## flow/run.sh

```bash
#!/bin/bash
# the make line also repeats each setting of config.mk as NAME=value (left out here)
make -C /OpenROAD-flow-scripts/flow DESIGN_CONFIG=/design/flow/config.mk WORK_HOME=/design/flow/orfs CLKGATE_MAP_FILE= finish
```

## flow/config.mk

```make
export PLATFORM = sky130hd
export DESIGN_NAME = Cordic
export DESIGN_NICKNAME = Cordic
export VERILOG_FILES = /design/flow/design.v
export SDC_FILE = /design/flow/constraint.sdc
export NUM_CORES = 4
export LEC_CHECK = 0
export ABC_AREA = 1
export CAP_MARGIN = 20
export CORE_ASPECT_RATIO = 0.69
export CORE_MARGIN = 2
export CORE_UTILIZATION = 69
export CTS_CLUSTER_DIAMETER = 311
export CTS_CLUSTER_SIZE = 99
export PLACE_DENSITY = 0.39
export SETUP_SLACK_MARGIN = -0.05
export SLEW_MARGIN = 20
```

## flow/constraint.sdc

```tcl
create_clock -name core_clock -period 1.59 [get_ports {clk}]
set_input_delay 0.3180 -clock core_clock [delete_from_list [all_inputs] [get_ports {clk}]]
set_output_delay 0.3180 -clock core_clock [all_outputs]
set_load 0.01 [all_outputs]
```

## flow/design.v

```verilog
`timescale 1ns / 100ps
module Cordic(clk,rst,phase_step,xin,yin,xout,yout);
parameter IN_WIDTH	= 16; 
parameter EXTRA_BITS	= 6; 
localparam WI			= IN_WIDTH;
localparam WXY			= IN_WIDTH+EXTRA_BITS; 
localparam STG			= WXY; 
input clk;
input rst; 
input signed  [31:0]    phase_step; 
input signed  [WI-1:0]  xin,yin;
output signed [WXY-1:0] xout,yout;
wire signed [31:0] atan_table [0:31];
                 assign atan_table[00] = 32'b0010_0000_0000_0000_0000_0000_0000_0000;
						assign atan_table[01] = 32'b0001_0010_1110_0100_0000_0101_0001_1110;
						assign atan_table[02] = 32'b0000_1001_1111_1011_0011_1000_0101_1011;
						assign atan_table[03] = 32'b0000_0101_0001_0001_0001_0001_1101_0100;
						assign atan_table[04] = 32'b0000_0010_1000_1011_0000_1101_0100_0011;
						assign atan_table[05] = 32'b0000_0001_0100_0101_1101_0111_1110_0001;
						assign atan_table[06] = 32'b0000_0000_1010_0010_1111_0110_0001_1110;
						assign atan_table[07] = 32'b0000_0000_0101_0001_0111_1100_0101_0101;
						assign atan_table[08] = 32'b0000_0000_0010_1000_1011_1110_0101_0011;
						assign atan_table[09] = 32'b0000_0000_0001_0100_0101_1111_0010_1111;
						assign atan_table[10] = 32'b0000_0000_0000_1010_0010_1111_1001_1000;
						assign atan_table[11] = 32'b0000_0000_0000_0101_0001_0111_1100_1100;
						assign atan_table[12] = 32'b0000_0000_0000_0010_1000_1011_1110_0110;
						assign atan_table[13] = 32'b0000_0000_0000_0001_0100_0101_1111_0011;
						assign atan_table[14] = 32'b0000_0000_0000_0000_1010_0010_1111_1010;
						assign atan_table[15] = 32'b0000_0000_0000_0000_0101_0001_0111_1101;
						assign atan_table[16] = 32'b0000_0000_0000_0000_0010_1000_1011_1110;
						assign atan_table[17] = 32'b0000_0000_0000_0000_0001_0100_0101_1111;
						assign atan_table[18] = 32'b0000_0000_0000_0000_0000_1010_0011_0000;
						assign atan_table[19] = 32'b0000_0000_0000_0000_0000_0101_0001_1000;
						assign atan_table[20] = 32'b0000_0000_0000_0000_0000_0010_1000_1100;
						assign atan_table[21] = 32'b0000_0000_0000_0000_0000_0001_0100_0110;
						assign atan_table[22] = 32'b0000_0000_0000_0000_0000_0000_1010_0011;
						assign atan_table[23] = 32'b0000_0000_0000_0000_0000_0000_0101_0001;
						assign atan_table[24] = 32'b0000_0000_0000_0000_0000_0000_0010_1001;
						assign atan_table[25] = 32'b0000_0000_0000_0000_0000_0000_0001_0100;
						assign atan_table[26] = 32'b0000_0000_0000_0000_0000_0000_0000_1010;
						assign atan_table[27] = 32'b0000_0000_0000_0000_0000_0000_0000_0101;
						assign atan_table[28] = 32'b0000_0000_0000_0000_0000_0000_0000_0011;
						assign atan_table[29] = 32'b0000_0000_0000_0000_0000_0000_0000_0010;
						assign atan_table[30] = 32'b0000_0000_0000_0000_0000_0000_0000_0001;
						assign atan_table[31] = 32'b0000_0000_0000_0000_0000_0000_0000_0000;
reg signed [WXY-1:0] X [0:STG-1];
reg signed [WXY-1:0] Y [0:STG-1];
reg signed [31:0]    Z [0:STG-1]; 
reg [31:0] phase_acc;
wire [1:0]  quadrant = phase_acc [31:30]; 
wire signed [WI-1:0] nxin,nyin;
assign nxin = -xin;
assign nyin = -yin;
always @(posedge clk)
	begin
		case(quadrant)
			2'b00,2'b11: 
				begin  
					X[0] <= {xin[WI-1],xin}<<{EXTRA_BITS-1};
					Y[0] <= {yin[WI-1],yin}<<{EXTRA_BITS-1};
					Z[0] <= phase_acc ;
				end
			2'b01:
				begin
					X[0] <= {nyin[WI-1],nyin}<<{EXTRA_BITS-1};
					Y[0] <= {xin[WI-1],xin}<<{EXTRA_BITS-1};
					Z[0] <= {2'b00,phase_acc[29:0]}; 
				end
			2'b10:
				begin
					X[0] <= {yin[WI-1],yin}<<{EXTRA_BITS-1};
					Y[0] <= {nxin[WI-1],nxin}<<{EXTRA_BITS-1};
					Z[0] <= {2'b11,phase_acc[29:0]};
				end
			default:;
		endcase
		if(rst) phase_acc<=32'd0; else phase_acc<=phase_acc+phase_step;
	end
genvar i;
generate
	for(i=0;i<(STG-1);i=i+1)
	begin:ITERATION
	wire z_sign;
	wire signed [WXY-1:0] x_shr,y_shr;
	assign x_shr=X[i]>>>i;
	assign y_shr=Y[i]>>>i;
	assign z_sign=Z[i][31];
	always @ (posedge clk)
			begin
				X[i+1] <= z_sign?(X[i]+y_shr):(X[i]-y_shr);
				Y[i+1] <= z_sign?(Y[i]-x_shr):(Y[i]+x_shr);
				Z[i+1] <= z_sign?(Z[i]+atan_table[i]):(Z[i]-atan_table[i]);
				end
	end
endgenerate
assign xout	=	X[STG-1];
assign yout	=	Y[STG-1];
endmodule
```

==> changes_impl.md, run 1 <==
### Implementation results

- Run status: did not finish
- Last stage: clock tree synthesis (4_1_cts)
- Tool error: [ERROR DPL-0033] detailed placement checks failed during check placement.
- And+or+nand+nor area frac: 0.3181
- Yosys warns: 4
- Largest area contributor in the netlist: sky130_fd_sc_hd__dfxtp_1
- Multiplexer fraction of the synthesized cell area: 0.00007395
- FP Rows: 134
- Fp_density: 0.6971
- Largest family of logic cells by area: simple AND/OR/NAND/NOR gates
- Average instance area after synthesis: 6.454 µm²
- Post-synthesis instance area: 0.1353 mm²
- Worst setup slack after placement: -1.489 ns
- Largest type area fraction: 0.2364
- Number of cells produced by synthesis: 20.97k
- Adder and majority cell fraction of the synthesized area: 0.1563
- Yosys cell count: 20.97k
- Number of port buffers: 109
- Top cells by count: sky130_fd_sc_hd__nand2_1 (5894), sky130_fd_sc_hd__inv_1 (2839), sky130_fd_sc_hd__nor2_1 (1949)
- Most common reg cell: sky130_fd_sc_hd__dfxtp_1
- FF+latch count, synth: 1598
- Area fraction in compound gates after synthesis: 0.1322
- Post-Place Cells: 28.36k
- Count leader, synth: sky130_fd_sc_hd__nand2_1
- Cell types with the largest area share after synthesis: sky130_fd_sc_hd__dfxtp_1 (24%), sky130_fd_sc_hd__nand2_1 (16%), sky130_fd_sc_hd__ha_1 (15%), sky130_fd_sc_hd__inv_1 (7.9%), sky130_fd_sc_hd__a21oi_1 (6.3%)
- Placed cell area: 0.1796 mm²
- EDFF count, synth: 0
- Overall die height: 371.9 µm
- Yosys chip area: 0.1353 mm²
- Sequential share of the synthesized area: 0.2364
- I/O pin cnt: 110
- Chip Area: 0.1998 mm²
- Horizontal extent of the die: 537.2 µm
- Net count of the mapped netlist: 22.69k
- XOR-XNOR Cells, Area Fraction: 0.07396
- Detailed Place HPWL: 485.1 mm
- Core area: 0.1942 mm²
- Placer Congestion: 1.080
- Proportion of register bits with asynchronous set or reset after synthesis: 0
- Unique cell types: 62
stage by stage:
stage | utilization | hold slack, ns | TNS [ns]
2_1_floorplan | - | 0.3096 | -647.52
3_3_place_gp | 0.9250 | 0.3117 | -905.98
3_5_place_dp | 0.9250 | 0.3138 | -1128.51
==> run 2, diff against run 1 <==
- ABC_AREA: 1 -> not set
- CAP_MARGIN: 20 -> 15
- CORE_ASPECT_RATIO: 0.69 -> not set
- CORE_UTILIZATION: 69 -> 72
- CTS_CLUSTER_DIAMETER: 311 -> 395
- CTS_CLUSTER_SIZE: 99 -> 33
- MAX_ROUTING_LAYER: not set -> met4
- PLACE_DENSITY: 0.39 -> not set
- SETUP_SLACK_MARGIN: -0.05 -> 0.87
- TNS_END_PERCENT: not set -> 80
- clock period: 1.59 -> 3.04 ns (I/O delays scaled with it)
==> run 2 against run 1 <==
  * The run fails in global routing (5_1_grt)
  * Synthesized cell count down 40%
  * Die size fell by 22%
  * Synthesized area is 19% lower
==> changes_impl.md, run 2 <==
### Implementation results

- Yosys warns: 4
- XOR-XNOR Cells, Area Fraction: 0.1305
- Net count of the mapped netlist: 14.30k
- Chip Area: 0.1561 mm²
- Post-synthesis instance area: 0.1101 mm²
- Max clock buf depth: 3
- Area fraction in compound gates after synthesis: 0.2201
- I/O pin cnt: 110
- Average instance area after synthesis: 8.756 µm²
- Unique cell types: 96
- Master cell of the clock root buffer: sky130_fd_sc_hd__clkbuf_16
- Last stage: global routing (5_1_grt)
- Worst setup slack after placement: -0.6973 ns
- Top cells by count: sky130_fd_sc_hd__dfxtp_1 (1598), sky130_fd_sc_hd__ha_1 (1596), sky130_fd_sc_hd__a21oi_1 (1338)
- Global Route Usage Sum: 0.7379
- Global route overflow: 149
- Number of clock buffers inserted by TritonCTS: 54
- Number of H-tree levels: 2
- Sequential share of the synthesized area: 0.2905
- FP Rows: 143
- Tool error: [ERROR GRT-0116] Global routing finished with congestion. Check the congestion regions in the DRC Viewer.
- Multiplexer fraction of the synthesized cell area: 0.01066
- Run status: did not finish
- Placer Congestion: 1.011
- EDFF count, synth: 0
- Horizontal extent of the die: 395.1 µm
- Cell types with the largest area share after synthesis: sky130_fd_sc_hd__dfxtp_1 (29%), sky130_fd_sc_hd__ha_1 (18%), sky130_fd_sc_hd__xnor2_1 (8.9%), sky130_fd_sc_hd__a21oi_1 (6.1%), sky130_fd_sc_hd__a21o_1 (4.2%)
- Largest type area fraction: 0.2905
- Most common reg cell: sky130_fd_sc_hd__dfxtp_1
- Proportion of register bits with asynchronous set or reset after synthesis: 0
- Count leader, synth: sky130_fd_sc_hd__dfxtp_1
- Clock Sink Count: 1598
- Fp_density: 0.7250
- Number of port buffers: 109
- Detailed Place HPWL: 254.3 mm
- And+or+nand+nor area frac: 0.1282
- Largest area contributor in the netlist: sky130_fd_sc_hd__dfxtp_1
- FF+latch count, synth: 1598
- Overall die height: 395.1 µm
- Largest family of logic cells by area: AND-OR/OR-AND gates
- Cts hold-fix bufs: 0
- Yosys cell count: 12.58k
- Adder and majority cell fraction of the synthesized area: 0.1920
- Number of cells produced by synthesis: 12.58k
- Yosys chip area: 0.1101 mm²
- Core area: 0.1519 mm²
## run 2: metal layers
layer / GRT overflow / global-route usage
met3: 32 / 0.5547
met1: 6 / 0.6957
met2: 62 / 0.9319
met4: 49 / 0.7285
met5: - / -
## run 2: per-stage QoR
| stage | utilization | cell area, µm² | TNS, ns | cells |
|---|---|---|---|---|
| 4_1_cts | 0.9366 | 142300 | -36.50 | 16990 |
| 3_5_place_dp | 0.8663 | 131600 | -68.95 | 16420 |
| 3_3_place_gp | 0.8663 | 131600 | -36.13 | 16420 |
| 2_1_floorplan | - | 114900 | -12.44 | 12580 |
## run 2: timing repair
item	CTS
cloned	2
pin swaps	747
gates resized	1123
buffers inserted	496
setup endpoints to repair	1182
==> run 3, diff against run 2 <==
- CAP_MARGIN: 15 -> 20
- CELL_PAD_IN_SITES_DETAIL_PLACEMENT: not set -> 1
- CELL_PAD_IN_SITES_GLOBAL_PLACEMENT: not set -> 1
- CORE_ASPECT_RATIO: not set -> 0.85
- CORE_UTILIZATION: 72 -> 65
- CTS_CLUSTER_DIAMETER: 395 -> 183
- CTS_CLUSTER_SIZE: 33 -> 95
- GPL_ROUTABILITY_DRIVEN: not set -> 1
- MAX_ROUTING_LAYER: met4 -> not set
- PLACE_DENSITY_LB_ADDON: not set -> 0.18
- SETUP_SLACK_MARGIN: 0.87 -> 1.06
- SLEW_MARGIN: 20 -> 40
- TNS_END_PERCENT: 80 -> 65
- clock period: 3.04 -> 5.81 ns (I/O delays scaled with it)
==> run 3 against run 2 <==
  * The run again fails in global routing (5_1_grt)
  * Synthesized cell count stayed put
  * Synthesized area is the same
  * Die size grew 11%
==> changes_impl.md, run 3 <==
### Implementation results

- Worst setup slack after placement: 1.122 ns
- Largest family of logic cells by area: AND-OR/OR-AND gates
- Most common reg cell: sky130_fd_sc_hd__dfxtp_1
- Placer Congestion: 0.9340
- Largest type area fraction: 0.2905
- Detailed Place HPWL: 302.7 mm
- Count leader, synth: sky130_fd_sc_hd__dfxtp_1
- Average instance area after synthesis: 8.756 µm²
- FF+latch count, synth: 1598
- Number of port buffers: 109
- Core area: 0.1685 mm²
- Cts hold-fix bufs: 0
- Max clock buf depth: 3
- Last stage: global routing (5_1_grt)
- Horizontal extent of the die: 450.5 µm
- Number of cells produced by synthesis: 12.58k
- Number of H-tree levels: 1
- Net count of the mapped netlist: 14.30k
- EDFF count, synth: 0
- Area fraction in compound gates after synthesis: 0.2201
- Multiplexer fraction of the synthesized cell area: 0.01066
- Top cells by count: sky130_fd_sc_hd__dfxtp_1 (1598), sky130_fd_sc_hd__ha_1 (1596), sky130_fd_sc_hd__a21oi_1 (1338)
- Overall die height: 383.5 µm
- Number of clock buffers inserted by TritonCTS: 22
- I/O pin cnt: 110
- Run status: did not finish
- And+or+nand+nor area frac: 0.1282
- Fp_density: 0.6535
- Clock Sink Count: 1598
- Cell types with the largest area share after synthesis: sky130_fd_sc_hd__dfxtp_1 (29%), sky130_fd_sc_hd__ha_1 (18%), sky130_fd_sc_hd__xnor2_1 (8.9%), sky130_fd_sc_hd__a21oi_1 (6.1%), sky130_fd_sc_hd__a21o_1 (4.2%)
- Master cell of the clock root buffer: sky130_fd_sc_hd__clkbuf_16
- Proportion of register bits with asynchronous set or reset after synthesis: 0
- FP Rows: 139
- Yosys chip area: 0.1101 mm²
- Yosys cell count: 12.58k
- Largest area contributor in the netlist: sky130_fd_sc_hd__dfxtp_1
- Yosys warns: 4
- Unique cell types: 96
- Sequential share of the synthesized area: 0.2905
- XOR-XNOR Cells, Area Fraction: 0.1305
- Adder and majority cell fraction of the synthesized area: 0.1920
- Post-synthesis instance area: 0.1101 mm²
- Chip Area: 0.1728 mm²
==> run 3: through the flow <==
step                      std cells  utilization  instance area (µm²)
after floorplan               12580            -               110100
after global placement        14810       0.6750               113800
after detailed placement      14810       0.6752               113800
after CTS                     14850       0.6799               114600
==> run 3: repair_timing <==
item / in CTS
setup buffers: 0
setup endpoints to repair: 2
endpoints found under the hold margin: 0
gates resized: 1
==> run 4, diff against run 3 <==
- ABC_AREA: not set -> 0
- CELL_PAD_IN_SITES_DETAIL_PLACEMENT: 1 -> not set
- CELL_PAD_IN_SITES_GLOBAL_PLACEMENT: 1 -> 3
- CORE_ASPECT_RATIO: 0.85 -> 1.97
- CORE_MARGIN: 2 -> 8
- CORE_UTILIZATION: 65 -> 32
- CTS_CLUSTER_DIAMETER: 183 -> not set
- CTS_CLUSTER_SIZE: 95 -> 79
- GPL_ROUTABILITY_DRIVEN: 1 -> not set
- GPL_TIMING_DRIVEN: not set -> 0
- MAX_ROUTING_LAYER: not set -> met4
- MIN_ROUTING_LAYER: not set -> met1
- PLACE_DENSITY: not set -> 0.42
- PLACE_DENSITY_LB_ADDON: 0.18 -> not set
- SETUP_SLACK_MARGIN: 1.06 -> 0.92
- TNS_END_PERCENT: 65 -> 60
- clock period: 5.81 -> 4.6 ns (I/O delays scaled with it)
==> run 4 against run 3 <==
  * The run now finishes clean
  * Synthesized area did not move
  * Synthesized cell count unchanged
  * Die size increased by 110%
==> changes_impl.md, run 4 <==
### Changed

- Run status: complete, no violations
- Routed length per placed instance: 21.98 µm
- Most common reg cell: sky130_fd_sc_hd__dfxtp_1
- And+or+nand+nor area frac: 0.1282
- Layout Cell Area excl Fill: 0.1340 mm²
- Logic area: 0.08148 mm²
- Vias: 92.37k
- Placer Congestion: 0.8747
- FP Rows: 302
- Type of the most critical hold path: flip-flop to flip-flop
- Drt total wl: 395.5 mm
- Total of fill cells in the finished design: 35.11k
- Endpoint class of the critical path: flip-flop
- Count of final setup violators: 0
- Area growth from synthesis to final layout: 21.65%
- Overall die height: 839.4 µm
- Top cells by count: sky130_fd_sc_hd__dfxtp_1 (1598), sky130_fd_sc_hd__ha_1 (1596), sky130_fd_sc_hd__a21oi_1 (1338)
- Core area: 0.3431 mm²
- Max clock buf depth: 4
- RSZ-0062 raised after global routing: yes
- Count of maximum capacitance violations: 0
- Endpoint arrival time on the critical path: 4.71 ns
- Global-route wire length before repair: 579.7 mm
- Worst path setup slack after routing: 0.6545 ns
- Area fraction in compound gates after synthesis: 0.2201
- Sequential share of the synthesized area: 0.2905
- I/O pin cnt: 110
- Yosys warns: 4
- Number of nets in the layout: 14.99k
- Slew Viols, Final: 0
- Worst-case hold path end point: Z[1][1]$_DFF_P_
- Number of remaining DRC errors: 0
- Number of cells produced by synthesis: 12.58k
- Dominant delay contributor by cell family on the critical path: AND-OR/OR-AND gates
- Final hold vios: 0
- Unique cell types: 96
- Depth of the most critical reg-to-reg path: 17
- Critical path startpoint category: flip-flop
- Reg clk slew, reported paths: 0.06 ns
- Yosys cell count: 12.58k
- Endpoint of the most critical setup path: X[7][20]$_DFF_P_
- CTS tree: yes
- Proportion of register bits with asynchronous set or reset after synthesis: 0
- Cts hold-fix bufs: 0
- Adder and majority cell fraction of the synthesized area: 0.1920
- Number of H-tree levels: 4
- Number of port buffers: 106
- Post-synthesis instance area: 0.1101 mm²
- Hold wc startpoint: Z[0][1]$_DFF_P_
- Yosys chip area: 0.1101 mm²
- EDFF count, synth: 0
- Setup Skew: 0.05545 ns
- Multiplexer fraction of the synthesized cell area: 0.01066
- Largest type area fraction: 0.2905
- Largest family of logic cells by area: AND-OR/OR-AND gates
- Peak fanout along the critical path: 3
- Reg2reg start: Y[6][6]$_DFF_P_
- Max Clk Rate: 253.5 MHz
- Area of all sequential standard cells: 0.03227 mm²
- Number of logic stages on the critical path including buffering: 17
- Worst setup slack after placement: -0.9053 ns
- Vias in the first global route: 97.60k
- Fp_density: 0.3210
- XOR-XNOR Cells, Area Fraction: 0.1305
- Ratio of routed vias to standard cells: 5.133
- Clock Sink Count: 1598
- Average instance area after synthesis: 8.756 µm²
- Number of cells on the worst hold path: 0
- Longest individual stage delay on the worst path: 0.51 ns
- Minimum setup slack among reg-to-reg paths: 0.65 ns
- Pre-antenna DRT Iters: 7
- Warning total across the stage logs: 130
- Number of clock buffers inserted by TritonCTS: 179
- Antenna violations before repair: 12
- Critical setup path kind: flip-flop to flip-flop
- Global route overflow: 0
- Horizontal extent of the die: 434.0 µm
- Worst slew margin: 0.4034
- Slowest cell on crit path: sky130_fd_sc_hd__or4_4
- Tcrit/Tclk final: 0.8577
- Detailed Place HPWL: 323.3 mm
- Tally of nets with antenna violations remaining after routing: 0
- Buffers and inverters on the worst path: 1
- Reg-to-reg critical path endpoint: X[7][20]$_DFF_P_
- CP required: 5.36 ns
- Worst skew pair latency: 0.90 ns
- Placed cell area: 0.1173 mm²
- Cell types with the largest area share after synthesis: sky130_fd_sc_hd__dfxtp_1 (29%), sky130_fd_sc_hd__ha_1 (18%), sky130_fd_sc_hd__xnor2_1 (8.9%), sky130_fd_sc_hd__a21oi_1 (6.1%), sky130_fd_sc_hd__a21o_1 (4.2%)
- Master cell of the clock root buffer: sky130_fd_sc_hd__clkbuf_16
- Chip Area: 0.3643 mm²
- Source of the critical timing path: Y[6][6]$_DFF_P_
- Global Route Usage Sum: 0.2132
- Count leader, synth: sky130_fd_sc_hd__dfxtp_1
- Measured slew at the worst slew-check pin: 0.8855 ns
- Largest area contributor in the netlist: sky130_fd_sc_hd__dfxtp_1
- FF+latch count, synth: 1598
- CP cell instances: inv_2, ha_4, nand3b_1, or4_4, and2_4, xor2_2, ha_1, a21o_1, o41ai_2, a21oi_2, a31o_1, a21o_1, a21oi_4, o2111ai_2, a31o_4, a21oi_4, xnor2_4
- Net count of the mapped netlist: 14.30k
- Violation count after the first detailed-routing iteration: 2663
- Maximum number of pins on one net before global-route repair: 33
- Clock period minus worst slack: 3.946 ns
run 4: area by class of cell:
cell class / instances / share of cell area
inverter: 647 / 0.01909
buffer: 177 / 0.009862
multi-input combinational: 10160 / 0.6082
tap: 4560 / 0.04259
clock inverter: 74 / 0.007294
timing repair inverter: 1 / 0.00005604
antenna: 36 / 0.0006724
timing repair buffer: 506 / 0.03346
clock buffer: 238 / 0.03789
sequential: 1598 / 0.2409
run 4: stage by stage:
step	utilization	hold slack [ns]	cells	setup TNS [ns]
floorplan	-	0.3096	12580	0
global placement	0.3408	0.3103	17240	-368.57
detailed placement	0.3420	0.3121	17250	-89.05
CTS	0.3734	0.2854	17730	0
global route	0.3905	0.3121	17990	0
finish	0.3905	0.2871	17990	0
run 4: timing repair:
action	4_1_cts	5_1_grt
setup buffers	159	230
setup endpoints to repair	912	345
cloned	2	3
pin swaps	172	457
gates resized	740	912
run 4: routing by layer:
layer,GRT usage,wire length (µm),up-vias
met3,0.01644,7149,901
met1,0.1512,111600,43730
met2,0.4747,245400,1234
met5,-,0,-
met4,0.1304,31260,0
li1,-,-,46500
==> run 5, diff against run 4 <==
- ABC_AREA: 0 -> not set
- CAP_MARGIN: 20 -> 15
- CELL_PAD_IN_SITES_GLOBAL_PLACEMENT: 3 -> not set
- CORE_ASPECT_RATIO: 1.97 -> not set
- CORE_MARGIN: 8 -> 2
- CORE_UTILIZATION: 32 -> 72
- CTS_CLUSTER_SIZE: 79 -> 33
- GPL_TIMING_DRIVEN: 0 -> not set
- MAX_ROUTING_LAYER: met4 -> not set
- MIN_ROUTING_LAYER: met1 -> not set
- PLACE_DENSITY: 0.42 -> not set
- SETUP_SLACK_MARGIN: 0.92 -> not set
- SLEW_MARGIN: 40 -> 20
- TNS_END_PERCENT: 60 -> not set
- clock period: 4.6 -> 3.35 ns (I/O delays scaled with it)
==> run 5 against run 4 <==
  * The flow now stops in global routing (5_1_grt)
  * Die size down 57%
  * Synthesized cell count stayed put
  * Synthesized area unchanged
==> changes_impl.md, run 5 <==
### Implementation results

- Multiplexer fraction of the synthesized cell area: 0.01066
- Fp_density: 0.7250
- Global Route Usage Sum: 0.7424
- Tool error: [ERROR GRT-0232] Routing congestion too high. Check the congestion heatmap in the GUI.
- Average instance area after synthesis: 8.756 µm²
- Worst setup slack after placement: -0.5949 ns
- Post-Place Cells: 15.72k
- Master cell of the clock root buffer: sky130_fd_sc_hd__clkbuf_16
- Largest type area fraction: 0.2905
- EDFF count, synth: 0
- Detailed Place HPWL: 235.6 mm
- Post-synthesis instance area: 0.1101 mm²
- And+or+nand+nor area frac: 0.1282
- Number of clock buffers inserted by TritonCTS: 171
- Unique cell types: 96
- Overall die height: 395.1 µm
- Run status: did not finish
- Number of H-tree levels: 4
- FP Rows: 143
- Proportion of register bits with asynchronous set or reset after synthesis: 0
- Area fraction in compound gates after synthesis: 0.2201
- Number of cells produced by synthesis: 12.58k
- I/O pin cnt: 110
- Cts hold-fix bufs: 0
- Yosys warns: 4
- Placer Congestion: 0.9733
- Cell types with the largest area share after synthesis: sky130_fd_sc_hd__dfxtp_1 (29%), sky130_fd_sc_hd__ha_1 (18%), sky130_fd_sc_hd__xnor2_1 (8.9%), sky130_fd_sc_hd__a21oi_1 (6.1%), sky130_fd_sc_hd__a21o_1 (4.2%)
- Largest area contributor in the netlist: sky130_fd_sc_hd__dfxtp_1
- Chip Area: 0.1561 mm²
- Global route overflow: 416
- Clock Sink Count: 1598
- Most common reg cell: sky130_fd_sc_hd__dfxtp_1
- Max clock buf depth: 3
- Count leader, synth: sky130_fd_sc_hd__dfxtp_1
- Number of port buffers: 109
- Yosys chip area: 0.1101 mm²
- Yosys cell count: 12.58k
- Horizontal extent of the die: 395.1 µm
- Sequential share of the synthesized area: 0.2905
- XOR-XNOR Cells, Area Fraction: 0.1305
- Core area: 0.1519 mm²
- FF+latch count, synth: 1598
- Adder and majority cell fraction of the synthesized area: 0.1920
- Top cells by count: sky130_fd_sc_hd__dfxtp_1 (1598), sky130_fd_sc_hd__ha_1 (1596), sky130_fd_sc_hd__a21oi_1 (1338)
- Placed cell area: 0.1227 mm²
- Largest family of logic cells by area: AND-OR/OR-AND gates
- Last stage: global routing (5_1_grt)
- Net count of the mapped netlist: 14.30k
run 5: what timing repair did:
action                                 in CTS
setup buffers                             151
pin swaps                                 276
gates resized                             522
endpoints found under the hold margin       0
setup endpoints to repair                 280
run 5: metrics by stage:
step	util	TNS (ns)
CTS	0.8726	-1.663
detailed placement	0.8077	-24.39
global placement	0.8077	-9.636
floorplan	-	-0.3631
run 5: routing by layer:
layer / track usage / overflow
met4: 0.7545 / 188
met1: 0.7112 / 9
met3: 0.5884 / 16
met2: 0.9331 / 201
met5: 0.3297 / 2
==> run 6, diff against run 5 <==
- CTS_CLUSTER_DIAMETER: not set -> 102
- TNS_END_PERCENT: not set -> 80
- clock period: 3.35 -> 3.16 ns (I/O delays scaled with it)
==> run 6 against run 5 <==
  * Synthesized area unchanged
  * Synthesized cell count is the same
  * Die size unchanged
  * The flow stops in clock tree synthesis (4_1_cts)
==> changes_impl.md, run 6 <==
### Implementation results

- Yosys cell count: 12.58k
- Top cells by count: sky130_fd_sc_hd__dfxtp_1 (1598), sky130_fd_sc_hd__ha_1 (1596), sky130_fd_sc_hd__a21oi_1 (1338)
- Core area: 0.1519 mm²
- Run status: did not finish
- Yosys warns: 4
- FP Rows: 143
- Adder and majority cell fraction of the synthesized area: 0.1920
- Post-synthesis instance area: 0.1101 mm²
- And+or+nand+nor area frac: 0.1282
- Number of port buffers: 109
- Last stage: clock tree synthesis (4_1_cts)
- Fp_density: 0.7250
- XOR-XNOR Cells, Area Fraction: 0.1305
- Detailed Place HPWL: 240.3 mm
- Sequential share of the synthesized area: 0.2905
- Largest type area fraction: 0.2905
- Largest family of logic cells by area: AND-OR/OR-AND gates
- I/O pin cnt: 110
- Most common reg cell: sky130_fd_sc_hd__dfxtp_1
- EDFF count, synth: 0
- Chip Area: 0.1561 mm²
- Proportion of register bits with asynchronous set or reset after synthesis: 0
- FF+latch count, synth: 1598
- Count leader, synth: sky130_fd_sc_hd__dfxtp_1
- Tool error: [ERROR DPL-0033] detailed placement checks failed during check placement.
- Cell types with the largest area share after synthesis: sky130_fd_sc_hd__dfxtp_1 (29%), sky130_fd_sc_hd__ha_1 (18%), sky130_fd_sc_hd__xnor2_1 (8.9%), sky130_fd_sc_hd__a21oi_1 (6.1%), sky130_fd_sc_hd__a21o_1 (4.2%)
- Area fraction in compound gates after synthesis: 0.2201
- Number of cells produced by synthesis: 12.58k
- Horizontal extent of the die: 395.1 µm
- Multiplexer fraction of the synthesized cell area: 0.01066
- Average instance area after synthesis: 8.756 µm²
- Placer Congestion: 0.9870
- Net count of the mapped netlist: 14.30k
- Unique cell types: 96
- Largest area contributor in the netlist: sky130_fd_sc_hd__dfxtp_1
- Overall die height: 395.1 µm
- Yosys chip area: 0.1101 mm²
==> run 6: stage by stage <==
step	instance area (µm²)	TNS, ns	instances	hold WS (ns)	setup slack [ns]
detailed placement	128800	-62.38	16380	0.3121	-0.7552
global placement	128800	-31.69	16380	0.3102	-0.7199
floorplan	112000	-4.524	12580	0.3096	-0.2518
==> run 7, diff against run 6 <==
- ABC_AREA: not set -> 0
- CAP_MARGIN: 15 -> 20
- CORE_ASPECT_RATIO: not set -> 1.47
- CORE_MARGIN: 2 -> 5
- CORE_UTILIZATION: 72 -> 42
- CTS_CLUSTER_DIAMETER: 102 -> not set
- CTS_CLUSTER_SIZE: 33 -> not set
- GPL_ROUTABILITY_DRIVEN: not set -> 0
- GPL_TIMING_DRIVEN: not set -> 1
- HOLD_SLACK_MARGIN: not set -> 0.11
- MAX_ROUTING_LAYER: not set -> met4
- MIN_ROUTING_LAYER: not set -> met2
- PLACE_DENSITY: not set -> 0.38
- SLEW_MARGIN: 20 -> 15
- TNS_END_PERCENT: 80 -> 15
- clock period: 3.16 -> 5.0 ns (I/O delays scaled with it)
==> run 7 against run 6 <==
  * The run now finishes clean
  * Synthesized area is the same
  * Synthesized cell count is the same
  * Die size grew 75%
==> changes_impl.md, run 7 <==
### Changed

- Run status: complete, no violations
- Reg2reg start: Z[6][31]$_DFF_P_
- Endpoint arrival time on the critical path: 5.24 ns
- Unique cell types: 96
- Violation count after the first detailed-routing iteration: 23.73k
- Critical path startpoint category: flip-flop
- Sequential share of the synthesized area: 0.2905
- Total negative slack for setup checks: 0 ns
- Average instance area after synthesis: 8.756 µm²
- EDFF count, synth: 0
- Top cells by count: sky130_fd_sc_hd__dfxtp_1 (1598), sky130_fd_sc_hd__ha_1 (1596), sky130_fd_sc_hd__a21oi_1 (1338)
- Minimum setup slack among reg-to-reg paths: 0.44 ns
- Largest family of logic cells by area: AND-OR/OR-AND gates
- Cts hold-fix bufs: 0
- Vias in the first global route: 132.2k
- Ratio of routed vias to standard cells: 7.821
- Tally of nets with antenna violations remaining after routing: 0
- Largest area contributor in the netlist: sky130_fd_sc_hd__dfxtp_1
- Pre-antenna DRT Iters: 12
- Number of cells produced by synthesis: 12.58k
- Clock Sink Count: 1598
- Endpoint of the most critical setup path: Z[7][31]$_DFF_P_
- Core area: 0.2619 mm²
- Global-route wire length before repair: 497.6 mm
- Antenna violations before repair: 1
- Hold wc startpoint: Z[11][1]$_DFF_P_
- Adder and majority cell fraction of the synthesized area: 0.1920
- Critical setup path kind: flip-flop to flip-flop
- CP cell instances: inv_1, buf_4, ha_1, a21oi_1, nand2b_1, o2111ai_1, o211ai_1, o21a_1, a21oi_1, nand2_1, a221o_1, a21oi_1
- Clock period minus worst slack: 4.557 ns
- Area growth from synthesis to final layout: 10.70%
- Endpoint class of the critical path: flip-flop
- Overall die height: 630.9 µm
- Drt total wl: 324.9 mm
- Worst slew margin: 0.1969
- CTS tree: yes
- Number of cells on the worst hold path: 0
- Net count of the mapped netlist: 14.30k
- Number of logic stages on the critical path including buffering: 12
- Type of the most critical hold path: flip-flop to flip-flop
- FF+latch count, synth: 1598
- Dominant delay contributor by cell family on the critical path: AND-OR/OR-AND gates
- Measured slew at the worst slew-check pin: 1.194 ns
- Chip Area: 0.2728 mm²
- Fp_density: 0.4206
- Depth of the most critical reg-to-reg path: 12
- Buffers and inverters on the worst path: 2
- Cell types with the largest area share after synthesis: sky130_fd_sc_hd__dfxtp_1 (29%), sky130_fd_sc_hd__ha_1 (18%), sky130_fd_sc_hd__xnor2_1 (8.9%), sky130_fd_sc_hd__a21oi_1 (6.1%), sky130_fd_sc_hd__a21o_1 (4.2%)
- RSZ-0062 raised after global routing: no
- Largest type area fraction: 0.2905
- Maximum number of pins on one net before global-route repair: 53
- Horizontal extent of the die: 432.4 µm
- Slew Viols, Final: 0
- Source of the critical timing path: Z[6][31]$_DFF_P_
- Slowest cell on crit path: sky130_fd_sc_hd__dfxtp_2
- Area fraction in compound gates after synthesis: 0.2201
- Number of clock buffers inserted by TritonCTS: 188
- Number of remaining DRC errors: 0
- XOR-XNOR Cells, Area Fraction: 0.1305
- Master cell of the clock root buffer: sky130_fd_sc_hd__clkbuf_16
- Total of fill cells in the finished design: 25.44k
- Post-CTS setup repair buffer count: 0
- Setup Skew: 0.04104 ns
- Max Clk Rate: 219.4 MHz
- Min Hold Slack: 0.3243 ns
- Most common reg cell: sky130_fd_sc_hd__dfxtp_1
- Count of maximum capacitance violations: 0
- Yosys cell count: 12.58k
- Global Route Usage Sum: 0.3606
- Peak fanout along the critical path: 22
- Yosys warns: 4
- Post-synthesis instance area: 0.1101 mm²
- Worst-case hold path end point: Z[12][1]$_DFF_P_
- Detailed Place HPWL: 255.6 mm
- Reg-to-reg critical path endpoint: Z[7][31]$_DFF_P_
- Routed length per placed instance: 19.81 µm
- Tcrit/Tclk final: 0.9115
- I/O pin cnt: 110
- Global route overflow: 0
- Number of nets in the layout: 14.52k
- Max clock buf depth: 4
- Worst skew pair latency: 0.89 ns
- Warning total across the stage logs: 125
- Cts repair resizes: 0
- Number of port buffers: 109
- FP Rows: 228
- And+or+nand+nor area frac: 0.1282
- Most used cell, CP: sky130_fd_sc_hd__a21oi_1
- Number of H-tree levels: 4
- Final hold vios: 0
- Multiplexer fraction of the synthesized cell area: 0.01066
- Yosys chip area: 0.1101 mm²
- Reg clk slew, reported paths: 0.06 ns
- Vias: 128.3k
- Longest individual stage delay on the worst path: 0.83 ns
- Proportion of register bits with asynchronous set or reset after synthesis: 0
- Count of final setup violators: 0
- CP required: 5.69 ns
- Count leader, synth: sky130_fd_sc_hd__dfxtp_1
run 7: layout make-up:
cell class                 count  area, µm²  area share
inverter                     647       2429     0.01992
clock buffer                 247       5258     0.04312
antenna                       17      42.54   0.0003489
tap                         3450       4317     0.03540
timing repair buffer         206       1857     0.01523
multi-input combinational  10160      75080      0.6158
sequential                  1598      32010      0.2625
clock inverter                80      938.4    0.007697
run 7: metrics by stage:
| step | util | instances | worst slack [ns] | instance area (µm²) |
|---|---|---|---|---|
| floorplan | - | 12580 | 0.8068 | 110100 |
| global placement | 0.4416 | 16050 | -0.4951 | 115600 |
| detailed placement | 0.4417 | 16060 | 0.5755 | 115700 |
| CTS | 0.4653 | 16380 | 0.5836 | 121900 |
| global route | 0.4654 | 16390 | 0.05818 | 121900 |
| finish | 0.4656 | 16400 | 0.4427 | 121900 |
run 7: layer usage:
layer | global-route usage | routed length (µm) | up-vias
met2 | 0.4823 | 182100 | 33990
met1 | - | 0 | 45330
met4 | 0.1012 | 37910 | 0
met3 | 0.3634 | 104900 | 3778
met5 | - | 0 | -
li1 | - | - | 45180
==> run 8, diff against run 7 <==
- ABC_AREA: 0 -> not set
- CORE_ASPECT_RATIO: 1.47 -> not set
- CORE_MARGIN: 5 -> 2
- CORE_UTILIZATION: 42 -> 17
- GPL_ROUTABILITY_DRIVEN: 0 -> not set
- GPL_TIMING_DRIVEN: 1 -> not set
- HOLD_SLACK_MARGIN: 0.11 -> not set
- MAX_ROUTING_LAYER: met4 -> not set
- MIN_ROUTING_LAYER: met2 -> not set
- PLACE_DENSITY: 0.38 -> not set
- SLEW_MARGIN: 15 -> 20
- TNS_END_PERCENT: 15 -> not set
- clock period: 5.0 -> 7.07 ns (I/O delays scaled with it)
==> run 8 against run 7 <==
  * Still clean on timing, DRC and antenna
  * Die size up 140%
  * Clock-buffer cell count fell by 19
  * Register-to-register slack better by 2.1 ns
  * Cell count increased by 31%
  * Global-route usage is 29 points lower
  * Critical path depth rose by 1
==> changes_impl.md, run 8 <==
### Changed

- Run status: complete, no violations
- XOR-XNOR Cells, Area Fraction: 0.1305
- Slowest cell on crit path: sky130_fd_sc_hd__fa_1
- Number of clock buffers inserted by TritonCTS: 162
- Drt total wl: 240.0 mm
- Area fraction in compound gates after synthesis: 0.2201
- Reg2reg start: Z[3][31]$_DFF_P_
- Largest type area fraction: 0.2905
- Worst slew margin: 0.2634
- Cts repair resizes: 0
- Endpoint arrival time on the critical path: 5.17 ns
- Final hold vios: 0
- Detailed Place HPWL: 190.8 mm
- FF+latch count, synth: 1598
- Core area: 0.6456 mm²
- Peak fanout along the critical path: 48
- Number of logic stages on the critical path including buffering: 13
- Global-route wire length before repair: 397.7 mm
- Fraction of the core area covered by cells at the end of the flow: 0.1967
- Yosys cell count: 12.58k
- Violation count after the first detailed-routing iteration: 3820
- Most common reg cell: sky130_fd_sc_hd__dfxtp_1
- Pre-antenna DRT Iters: 6
- Top cells by count: sky130_fd_sc_hd__dfxtp_1 (1598), sky130_fd_sc_hd__ha_1 (1596), sky130_fd_sc_hd__a21oi_1 (1338)
- Measured slew at the worst slew-check pin: 1.095 ns
- Average instance area after synthesis: 8.756 µm²
- Dominant delay contributor by cell family on the critical path: AND-OR/OR-AND gates
- Depth of the most critical reg-to-reg path: 13
- Sequential share of the synthesized area: 0.2905
- Tally of nets with antenna violations remaining after routing: 0
- Routed length per placed instance: 11.19 µm
- Master cell of the clock root buffer: sky130_fd_sc_hd__clkbuf_16
- Global Route Usage Sum: 0.06955
- Worst skew pair latency: 0.85 ns
- Number of H-tree levels: 4
- Cts hold-fix bufs: 0
- I/O pin cnt: 110
- Number of port buffers: 109
- Ratio of routed vias to standard cells: 3.988
- CP cell instances: buf_4, inv_1, fa_1, a211oi_1, o21bai_1, a41oi_1, o21ai_1, a21oi_2, o22ai_1, o221a_2, a31oi_1, nor4_1, a311o_1
- Reg clk slew, reported paths: 0.07 ns
- Number of cells produced by synthesis: 12.58k
- Horizontal extent of the die: 808.9 µm
- Tcrit/Tclk final: 0.6347
- Maximum number of pins on one net before global-route repair: 57
- Endpoint class of the critical path: flip-flop
- Vias in the first global route: 83.29k
- Number of nets in the layout: 14.43k
- CTS tree: yes
- Ant. Diodes: 0
- Global route overflow: 0
- Fp_density: 0.1706
- Multiplexer fraction of the synthesized cell area: 0.01066
- Adder and majority cell fraction of the synthesized area: 0.1920
- Count of final setup violators: 0
- Number of cells on the worst hold path: 0
- Critical setup path kind: flip-flop to flip-flop
- Clock Sink Count: 1598
- Yosys chip area: 0.1101 mm²
- Setup Skew: 0.05755 ns
- Chip Area: 0.6543 mm²
- Hold wc startpoint: Z[0][12]$_DFF_P_
- Final cell count without fillers: 21.44k
- Endpoint of the most critical setup path: Z[4][30]$_DFF_P_
- Post-Place Cells: 21.16k
- Area growth from synthesis to final layout: 15.27%
- Warning total across the stage logs: 124
- Max Clk Rate: 222.9 MHz
- Vias: 85.49k
- FP Rows: 295
- Buffers and inverters on the worst path: 2
- Largest family of logic cells by area: AND-OR/OR-AND gates
- Clock period minus worst slack: 4.487 ns
- Worst setup slack after placement: 2.219 ns
- Cell types with the largest area share after synthesis: sky130_fd_sc_hd__dfxtp_1 (29%), sky130_fd_sc_hd__ha_1 (18%), sky130_fd_sc_hd__xnor2_1 (8.9%), sky130_fd_sc_hd__a21oi_1 (6.1%), sky130_fd_sc_hd__a21o_1 (4.2%)
- Antenna violations before repair: 1
- Overall die height: 808.9 µm
- Worst path setup slack after routing: 2.583 ns
- Total negative slack for setup checks: 0 ns
- Count leader, synth: sky130_fd_sc_hd__dfxtp_1
- CP required: 7.75 ns
- Longest individual stage delay on the worst path: 0.65 ns
- EDFF count, synth: 0
- RSZ-0062 raised after global routing: no
- And+or+nand+nor area frac: 0.1282
- Max clock buf depth: 4
- Worst-case hold path end point: Z[1][12]$_DFF_P_
- Placer Congestion: 0.8731
- Slew Viols, Final: 0
- Reg-to-reg critical path endpoint: Z[4][30]$_DFF_P_
- Post-CTS setup repair buffer count: 0
- Count of maximum capacitance violations: 0
- Source of the critical timing path: Z[3][31]$_DFF_P_
- Number of remaining DRC errors: 0
- Post-synthesis instance area: 0.1101 mm²
- Net count of the mapped netlist: 14.30k
- Proportion of register bits with asynchronous set or reset after synthesis: 0
- Yosys warns: 4
- Largest area contributor in the netlist: sky130_fd_sc_hd__dfxtp_1
- Unique cell types: 96
- Type of the most critical hold path: flip-flop to flip-flop
- Critical path startpoint category: flip-flop
- Total of fill cells in the finished design: 71.02k
- Minimum setup slack among reg-to-reg paths: 2.58 ns
## run 8: routing by layer
layer  track usage  wire length, µm  vias to the layer above
met4       0.02364             8098                        2
li1              -                -                    45440
met5             0               13                        -
met3      0.009690             7626                      479
met1       0.08657           113000                    38270
met2        0.1224           111200                     1303
## run 8: through the flow
stage	area (µm²)	hold WS, ns
2_1_floorplan	110100	0.3096
3_3_place_gp	121600	0.3120
3_5_place_dp	121600	0.3121
4_1_cts	127000	0.3268
5_1_grt	127000	0.3310
6_report	127000	0.3259
## run 8: area by class of cell
class	instances	area [µm²]	share of cell area
repair buffers	146	1369	0.01078
multi-input cells	10160	75050	0.5912
well taps	8613	10780	0.08489
clock inverters	51	644.4	0.005076
clock buffers	228	4678	0.03685
inverters	647	2429	0.01913
flip-flops and latches	1598	32000	0.2521
==> run 9, diff against run 8 <==
- CELL_PAD_IN_SITES_GLOBAL_PLACEMENT: not set -> 0
- CORE_MARGIN: 2 -> 8
- CORE_UTILIZATION: 17 -> 67
- MIN_ROUTING_LAYER: not set -> met1
- SETUP_SLACK_MARGIN: not set -> 0.65
- SLEW_MARGIN: 20 -> 40
- TNS_END_PERCENT: not set -> 90
- clock period: 7.07 -> 4.11 ns (I/O delays scaled with it)
==> run 9 against run 8 <==
  * Synthesized area is the same
  * Non-clock buffer count increased by 511
  * Cell count is 27% lower
  * Largest cell class unchanged
==> changes_impl.md, run 9 <==
### Changed

- Measured slew at the worst slew-check pin: 0.7579 ns
- CTS tree: yes
- RSZ-0062 raised after global routing: yes
- Topmost layer with routed signal wires: met5
- EDFF count, synth: 0
- Worst skew pair latency: 0.84 ns
- Top cells by count: sky130_fd_sc_hd__dfxtp_1 (1598), sky130_fd_sc_hd__ha_1 (1596), sky130_fd_sc_hd__a21oi_1 (1338)
- Sequential share of the synthesized area: 0.2905
- Cell types with the largest area share after synthesis: sky130_fd_sc_hd__dfxtp_1 (29%), sky130_fd_sc_hd__ha_1 (18%), sky130_fd_sc_hd__xnor2_1 (8.9%), sky130_fd_sc_hd__a21oi_1 (6.1%), sky130_fd_sc_hd__a21o_1 (4.2%)
- Vias in the first global route: 91.41k
- Violation count after the first detailed-routing iteration: 7094
- Min Hold Slack: 0.3225 ns
- FP Rows: 148
- Area fraction in compound gates after synthesis: 0.2201
- Net count of the mapped netlist: 14.30k
- Global Route Usage Sum: 0.2998
- Maximum number of pins on one net before global-route repair: 56
- Number of nets in the layout: 14.95k
- Longest individual stage delay on the worst path: 0.46 ns
- Endpoint arrival time on the critical path: 4.42 ns
- Multiplexer fraction of the synthesized cell area: 0.01066
- Most used cell, CP: sky130_fd_sc_hd__a21o_1
- Count of final setup violators: 0
- Fraction of the core area covered by cells at the end of the flow: 0.7917
- Run status: complete, no violations
- Average instance area after synthesis: 8.756 µm²
- Number of cells produced by synthesis: 12.58k
- Reg clk slew, reported paths: 0.06 ns
- Cts hold-fix bufs: 0
- Final hold vios: 0
- Adder and majority cell fraction of the synthesized area: 0.1920
- Routed met1 length: 124.5 mm
- Routed length per placed instance: 19.33 µm
- Tcrit/Tclk final: 0.9023
- Reg-to-reg critical path endpoint: Y[4][20]$_DFF_P_
- Horizontal extent of the die: 421.4 µm
- Largest area contributor in the netlist: sky130_fd_sc_hd__dfxtp_1
- Routed length on met3: 15.47 mm
- Critical path startpoint category: flip-flop
- Yosys chip area: 0.1101 mm²
- Vias: 96.15k
- Most common reg cell: sky130_fd_sc_hd__dfxtp_1
- Yosys warns: 4
- CP required: 4.83 ns
- Endpoint class of the critical path: flip-flop
- Endpoint of the most critical setup path: Y[4][20]$_DFF_P_
- Overall die height: 421.4 µm
- Area growth from synthesis to final layout: 17.14%
- Minimum setup slack among reg-to-reg paths: 0.40 ns
- Slew Viols, Final: 0
- Drt total wl: 300.8 mm
- Largest family of logic cells by area: AND-OR/OR-AND gates
- Proportion of register bits with asynchronous set or reset after synthesis: 0
- Peak fanout along the critical path: 4
- Worst slew margin: 0.4940
- I/O pin cnt: 110
- Unique cell types: 96
- Buffers and inverters on the worst path: 1
- Total negative slack for setup checks: 0 ns
- Master cell of the clock root buffer: sky130_fd_sc_hd__clkbuf_16
- Depth of the most critical reg-to-reg path: 17
- Worst-case hold path end point: Z[1][15]$_DFF_P_
- Placer Congestion: 0.9379
- And+or+nand+nor area frac: 0.1282
- Source of the critical timing path: X[3][3]$_DFF_P_
- Clock period minus worst slack: 3.709 ns
- Max Clk Rate: 269.6 MHz
- Number of H-tree levels: 4
- Warning total across the stage logs: 129
- Global-route wire length before repair: 455.8 mm
- Number of port buffers: 109
- Largest type area fraction: 0.2905
- Number of clock buffers inserted by TritonCTS: 170
- Antenna violations before repair: 7
- Number of logic stages on the critical path including buffering: 17
- FF+latch count, synth: 1598
- Clock Sink Count: 1598
- Count leader, synth: sky130_fd_sc_hd__dfxtp_1
- Fp_density: 0.6759
- Number of remaining DRC errors: 0
- Chip Area: 0.1776 mm²
- Dominant delay contributor by cell family on the critical path: AND-OR/OR-AND gates
- Core area: 0.1630 mm²
- Ratio of routed vias to standard cells: 6.180
- Total of fill cells in the finished design: 10.78k
- Detailed Place HPWL: 216.8 mm
- Post-synthesis instance area: 0.1101 mm²
- Routed met2 length: 145.8 mm
- Critical setup path kind: flip-flop to flip-flop
- CP cell instances: inv_4, ha_4, nand2b_4, or4_4, nor3b_4, a21oi_1, xnor2_1, ha_1, a21o_1, a21o_1, nor3_2, o211ai_1, a31oi_2, nor2b_1, o21a_1, o41a_1, xor2_1
- Max clock buf depth: 3
- Slowest cell on crit path: sky130_fd_sc_hd__or4_4
- Type of the most critical hold path: flip-flop to flip-flop
- XOR-XNOR Cells, Area Fraction: 0.1305
- Reg2reg start: X[3][3]$_DFF_P_
- Tally of nets with antenna violations remaining after routing: 0
- Count of maximum capacitance violations: 0
- Setup Skew: 0.03982 ns
- Number of cells on the worst hold path: 0
- Pre-antenna DRT Iters: 8
- Global route overflow: 0
- Yosys cell count: 12.58k
- Hold wc startpoint: Z[0][15]$_DFF_P_
==> run 9: repair_timing <==
| action | CTS | global route |
|---|---|---|
| endpoints found under the hold margin | 0 | 0 |
| endpoints found under the setup margin | 249 | 324 |
| pin swaps | 165 | 501 |
| buffers inserted | 137 | 271 |
| cloned | 1 | 5 |
| gates resized | 428 | 814 |
==> run 9: metal layers <==
| layer | vias to the layer above | track usage |
|---|---|---|
| met5 | - | 0 |
| met4 | 4 | 0.1264 |
| met3 | 925 | 0.03830 |
| met2 | 3244 | 0.5257 |
| met1 | 45470 | 0.3705 |
| li1 | 46510 | - |
==> run 9: layout make-up <==
| class | count | area [µm²] | area share |
|---|---|---|---|
| clock inverters | 73 | 810.8 | 0.006285 |
| well taps | 2175 | 2721 | 0.02109 |
| multi-input cells | 10160 | 80020 | 0.6202 |
| repair buffers | 657 | 5687 | 0.04408 |
| diodes | 14 | 35.03 | 0.0002716 |
| flip-flops and latches | 1598 | 32290 | 0.2503 |
| inverters | 647 | 2511 | 0.01946 |
| clock buffers | 237 | 4938 | 0.03828 |
==> run 9: stage by stage <==
stage	cell area, µm²	std cells	setup slack (ns)
finish	129000	15560	0.4014
global placement	114600	14820	0.2323
CTS	123300	15270	0.4816
global route	129000	15560	0.3055
floorplan	110500	12580	0.4756
detailed placement	114600	14820	0.1527
==> run 10, diff against run 9 <==
- CELL_PAD_IN_SITES_GLOBAL_PLACEMENT: 0 -> not set
- CORE_MARGIN: 8 -> 2
- CORE_UTILIZATION: 67 -> 40
- MIN_ROUTING_LAYER: met1 -> not set
- SETUP_SLACK_MARGIN: 0.65 -> not set
- SLEW_MARGIN: 40 -> 20
- TNS_END_PERCENT: 90 -> not set
- clock period: 4.11 -> 6.17 ns (I/O delays scaled with it)
==> run 10 against run 9 <==
  * Die size rose by 57%
  * Sequential share of layout area is 1.2 points higher
  * Routed wire length fell by 18%
  * Synthesized cell count unchanged
  * Critical path depth decreased by 2
  * Critical path type unchanged
  * Highest routed layer is now met4
==> changes_impl.md, run 10 <==
### Changed

- Area fraction in compound gates after synthesis: 0.2201
- Largest area contributor in the netlist: sky130_fd_sc_hd__dfxtp_1
- Chip Area: 0.2796 mm²
- CP cell instances: inv_1, ha_1, nor3b_1, nor2_1, xnor2_1, ha_1, a21oi_1, o21bai_1, a21oi_1, o21bai_1, a41o_1, o41ai_1, o2111ai_1, a21oi_1, xnor2_1
- Clock Sink Count: 1598
- Number of H-tree levels: 4
- Most common reg cell: sky130_fd_sc_hd__dfxtp_1
- Maximum number of pins on one net before global-route repair: 53
- Master cell of the clock root buffer: sky130_fd_sc_hd__clkbuf_16
- Cts repair resizes: 0
- Reg clk slew, reported paths: 0.06 ns
- Critical path startpoint category: flip-flop
- Area of all sequential standard cells: 0.03201 mm²
- Slew Viols, Final: 0
- Count leader, synth: sky130_fd_sc_hd__dfxtp_1
- Drt total wl: 247.3 mm
- Worst skew pair latency: 0.86 ns
- Global route overflow: 0
- Peak fanout along the critical path: 8
- Most used cell, CP: sky130_fd_sc_hd__a21oi_1
- Violation count after the first detailed-routing iteration: 4262
- Global Route Usage Sum: 0.1727
- Routed length per placed instance: 15.00 µm
- Endpoint arrival time on the critical path: 5.14 ns
- I/O pin cnt: 110
- Ratio of routed vias to standard cells: 5.223
- Cell types with the largest area share after synthesis: sky130_fd_sc_hd__dfxtp_1 (29%), sky130_fd_sc_hd__ha_1 (18%), sky130_fd_sc_hd__xnor2_1 (8.9%), sky130_fd_sc_hd__a21oi_1 (6.1%), sky130_fd_sc_hd__a21o_1 (4.2%)
- Yosys cell count: 12.58k
- Worst-case hold path end point: Z[1][20]$_DFF_P_
- Measured slew at the worst slew-check pin: 1.124 ns
- Number of logic stages on the critical path including buffering: 15
- Endpoint class of the critical path: flip-flop
- Antenna violations before repair: 8
- RSZ-0062 raised after global routing: no
- Post-CTS setup repair buffer count: 0
- And+or+nand+nor area frac: 0.1282
- Total of fill cells in the finished design: 27.03k
- Largest family of logic cells by area: AND-OR/OR-AND gates
- Horizontal extent of the die: 528.7 µm
- Vias: 86.11k
- Hold wc startpoint: Z[0][20]$_DFF_P_
- Reg-to-reg critical path endpoint: X[2][21]$_DFF_P_
- Cts hold-fix bufs: 0
- Tally of nets with antenna violations remaining after routing: 0
- Overall die height: 528.7 µm
- CP required: 6.95 ns
- Worst slew margin: 0.2406
- Max Clk Rate: 229.7 MHz
- Area growth from synthesis to final layout: 10.70%
- Type of the most critical hold path: flip-flop to flip-flop
- EDFF count, synth: 0
- Number of nets in the layout: 14.47k
- Post-synthesis instance area: 0.1101 mm²
- Buffers and inverters on the worst path: 1
- Clock period minus worst slack: 4.353 ns
- Count of maximum capacitance violations: 0
- Source of the critical timing path: X[1][5]$_DFF_P_
- Count of final setup violators: 0
- Detailed Place HPWL: 197.8 mm
- Warning total across the stage logs: 124
- Number of remaining DRC errors: 0
- Setup Skew: 0.06404 ns
- Largest type area fraction: 0.2905
- Final cell count without fillers: 16.49k
- Multiplexer fraction of the synthesized cell area: 0.01066
- FP Rows: 192
- Number of port buffers: 109
- Longest individual stage delay on the worst path: 0.76 ns
- Post-Place Cells: 16.14k
- Slowest cell on crit path: sky130_fd_sc_hd__nor3b_1
- Proportion of register bits with asynchronous set or reset after synthesis: 0
- Run status: complete, no violations
- Dominant delay contributor by cell family on the critical path: AND-OR/OR-AND gates
- Number of cells on the worst hold path: 0
- FF+latch count, synth: 1598
- Reg2reg start: X[1][5]$_DFF_P_
- Fp_density: 0.4022
- Total negative slack for setup checks: 0 ns
- Yosys chip area: 0.1101 mm²
- Placer Congestion: 0.8774
- Critical setup path kind: flip-flop to flip-flop
- Yosys warns: 4
- Core area: 0.2739 mm²
- Global-route wire length before repair: 410.0 mm
- Vias in the first global route: 82.51k
- XOR-XNOR Cells, Area Fraction: 0.1305
- Logic area: 0.07505 mm²
- Pre-antenna DRT Iters: 6
- Max clock buf depth: 4
- CTS tree: yes
- Unique cell types: 96
- Number of clock buffers inserted by TritonCTS: 194
- Top cells by count: sky130_fd_sc_hd__dfxtp_1 (1598), sky130_fd_sc_hd__ha_1 (1596), sky130_fd_sc_hd__a21oi_1 (1338)
- Endpoint of the most critical setup path: X[2][21]$_DFF_P_
- Adder and majority cell fraction of the synthesized area: 0.1920
- Minimum setup slack among reg-to-reg paths: 1.82 ns
- Final hold vios: 0
- Sequential share of the synthesized area: 0.2905
- Tcrit/Tclk final: 0.7055
- Number of cells produced by synthesis: 12.58k
- Average instance area after synthesis: 8.756 µm²
- Depth of the most critical reg-to-reg path: 15
- Net count of the mapped netlist: 14.30k
==> run 10: area by class of cell <==
type,instances,area share
antenna,6,0.0001231
clock buffer,264,0.04552
clock inverter,75,0.007964
inverter,647,0.01992
multi-input combinational,10160,0.6156
sequential,1598,0.2625
tap,3589,0.03683
timing repair buffer,151,0.01153
==> run 10: metrics by stage <==
step / utilization / instance area [µm²] / setup slack, ns / hold slack [ns]
2_1_floorplan: - / 110100 / 1.977 / 0.3096
3_3_place_gp: 0.4213 / 115400 / 1.403 / 0.3107
3_5_place_dp: 0.4213 / 115400 / 1.464 / 0.3121
4_1_cts: 0.4451 / 121900 / 1.704 / 0.3213
5_1_grt: 0.4452 / 121900 / 1.384 / 0.3272
6_report: 0.4452 / 121900 / 1.817 / 0.3220
==> run 10: metal layers <==
| metal | global-route usage | vias to the layer above | share of wire |
|---|---|---|---|
| li1 | - | 45490 | - |
| met1 | 0.2242 | 38920 | 0.47 |
| met2 | 0.3007 | 1330 | 0.47 |
| met3 | 0.01914 | 365 | 0.037 |
| met4 | 0.04722 | 0 | 0.025 |
| met5 | 0 | - | 0 |
==> run 11, diff against run 10 <==
- CAP_MARGIN: 20 -> 5
- CORE_ASPECT_RATIO: not set -> 0.72
- CORE_UTILIZATION: 40 -> 70
- SETUP_SLACK_MARGIN: not set -> 0.91
- clock period: 6.17 -> 3.56 ns (I/O delays scaled with it)
==> run 11 against run 10 <==
  * The layout now fails its checks (setup timing)
  * Flip-flop count unchanged
  * Synthesized cell count is the same
  * Global-route usage up 21 points
  * Register-to-register slack lost 3.1 ns
  * First-iteration DRC count rose to 3.2 times the previous value
  * Via count grew 26%
  * Sequential share of layout area fell by 2.8 points
  * Clock skew is 0.025 ns lower
  * Setup slack lost 3.1 ns
  * Fmax decreased by 11%
==> changes_impl.md, run 11 <==
### Changed

- Pre-antenna DRT Iters: 17
- Type of the most critical hold path: flip-flop to flip-flop
- Yosys cell count: 12.58k
- Max clock buf depth: 3
- Worst setup slack after placement: -0.4104 ns
- Cts hold-fix bufs: 0
- I/O pin cnt: 110
- Global-route wire length before repair: 507.9 mm
- Largest area contributor in the netlist: sky130_fd_sc_hd__dfxtp_1
- Hold wc startpoint: Z[0][14]$_DFF_P_
- Placer Congestion: 0.9807
- Worst slew margin: 0.1391
- Ratio of routed vias to standard cells: 6.745
- RSZ-0062 raised after global routing: yes
- Yosys warns: 4
- Post-Place Cells: 15.14k
- Detailed Place HPWL: 226.9 mm
- Peak fanout along the critical path: 5
- Chip Area: 0.1606 mm²
- Reg2reg start: Y[17][17]$_DFF_P_
- CTS tree: yes
- Number of H-tree levels: 4
- FF+latch count, synth: 1598
- Adder and majority cell fraction of the synthesized area: 0.1920
- Multiplexer fraction of the synthesized cell area: 0.01066
- Slew Viols, Final: 0
- Post-synthesis instance area: 0.1101 mm²
- Cell types with the largest area share after synthesis: sky130_fd_sc_hd__dfxtp_1 (29%), sky130_fd_sc_hd__ha_1 (18%), sky130_fd_sc_hd__xnor2_1 (8.9%), sky130_fd_sc_hd__a21oi_1 (6.1%), sky130_fd_sc_hd__a21o_1 (4.2%)
- Setup Skew: 0.03889 ns
- Number of remaining DRC errors: 0
- Net count of the mapped netlist: 14.30k
- Fraction of the core area covered by cells at the end of the flow: 0.8817
- Count of maximum capacitance violations: 0
- Largest family of logic cells by area: AND-OR/OR-AND gates
- Global route overflow: 0
- Antenna violations before repair: 17
- Number of nets in the layout: 15.55k
- Grt met2 use: 0.6191
- Area growth from synthesis to final layout: 25.05%
- Met3 Track Usage GR: 0.06280
- Most common reg cell: sky130_fd_sc_hd__dfxtp_1
- Minimum setup slack among reg-to-reg paths: -1.32 ns
- XOR-XNOR Cells, Area Fraction: 0.1305
- Critical setup path kind: flip-flop to flip-flop
- Worst-case hold path end point: Z[1][14]$_DFF_P_
- Number of logic stages on the critical path including buffering: 16
- Tally of nets with antenna violations remaining after routing: 0
- Clock period minus worst slack: 4.878 ns
- Worst skew pair latency: 0.86 ns
- Endpoint of the most critical setup path: X[18][19]$_DFF_P_
- Endpoint class of the critical path: flip-flop
- Measured slew at the worst slew-check pin: 1.278 ns
- Violation count after the first detailed-routing iteration: 13.80k
- Longest individual stage delay on the worst path: 0.84 ns
- Unique cell types: 96
- Proportion of register bits with asynchronous set or reset after synthesis: 0
- Reg-to-reg critical path endpoint: X[18][19]$_DFF_P_
- Max Clk Rate: 205.0 MHz
- Dominant delay contributor by cell family on the critical path: AND-OR/OR-AND gates
- Slowest cell on crit path: sky130_fd_sc_hd__xnor2_1
- Vias in the first global route: 97.86k
- Count of final setup violators: 50
- Maximum number of pins on one net before global-route repair: 56
- Global-route track usage on met1: 0.5089
- Yosys chip area: 0.1101 mm²
- Clock Sink Count: 1598
- Buffers and inverters on the worst path: 2
- CP cell instances: inv_4, ha_4, nand2_1, ha_1, inv_1, o21ai_0, ha_1, a21oi_1, o21ai_0, a21o_1, o22a_1, nand2_1, a21boi_1, o211ai_1, nor2b_2, xnor2_1
- Count leader, synth: sky130_fd_sc_hd__dfxtp_1
- Average instance area after synthesis: 8.756 µm²
- Drt total wl: 375.2 mm
- Worst path setup slack after routing: -1.318 ns
- Fp_density: 0.7051
- Largest type area fraction: 0.2905
- FP Rows: 123
- Number of clock buffers inserted by TritonCTS: 158
- Routed length per placed instance: 23.41 µm
- Final hold vios: 0
- Critical path startpoint category: flip-flop
- Warning total across the stage logs: 129
- Endpoint arrival time on the critical path: 5.54 ns
- Number of cells produced by synthesis: 12.58k
- And+or+nand+nor area frac: 0.1282
- Top cells by count: sky130_fd_sc_hd__dfxtp_1 (1598), sky130_fd_sc_hd__ha_1 (1596), sky130_fd_sc_hd__a21oi_1 (1338)
- Depth of the most critical reg-to-reg path: 16
- Sequential share of the synthesized area: 0.2905
- Run status: failed layout checks
- Routing layer with the top usage in global route: met2
- Overall die height: 340.6 µm
- Violated layout checks: setup timing
- Reg clk slew, reported paths: 0.08 ns
- CP required: 4.22 ns
- EDFF count, synth: 0
- Global Route Usage Sum: 0.3808
- Horizontal extent of the die: 471.5 µm
- Master cell of the clock root buffer: sky130_fd_sc_hd__clkbuf_16
- Source of the critical timing path: Y[17][17]$_DFF_P_
- Vias: 108.1k
- Final cell count without fillers: 16.03k
- Area fraction in compound gates after synthesis: 0.2201
- Tcrit/Tclk final: 1.370
- Number of port buffers: 109
- Core area: 0.1562 mm²
- Number of cells on the worst hold path: 0
run 11: area by class of cell:
class	instances	area, µm²
Tap cell	2062	2580
Timing Repair Buffer	1265	10690
Antenna cell	13	32.53
Timing Repair inverter	1	5.005
Clock buffer	208	4458
Clock inverter	78	1017
Inverter	647	2564
Sequential cell	1598	32310
Multi-Input combinational cell	10160	84070
Fill cell	7357	18480
run 11: through the flow:
step	hold WS (ns)	cell area (µm²)	setup TNS [ns]
CTS	0.3147	130100	-0.3152
detailed placement	0.3121	119200	-5.723
global route	0.3291	137700	-11.85
finish	0.3198	137700	-8.751
global placement	0.3104	119200	-3.844
floorplan	0.3096	112100	0
run 11: repair_timing:
item,CTS,global route
pin swaps,458,719
setup endpoints to repair,819,927
resized,758,1097
gates cloned,4,4
buffers inserted,246,335
run 11: layer usage:
metal,share of wire,vias to the layer above
met4,0.062,16
met5,0.00056,-
li1,-,47750
met2,0.45,7126
met3,0.10,2207
met1,0.39,51000
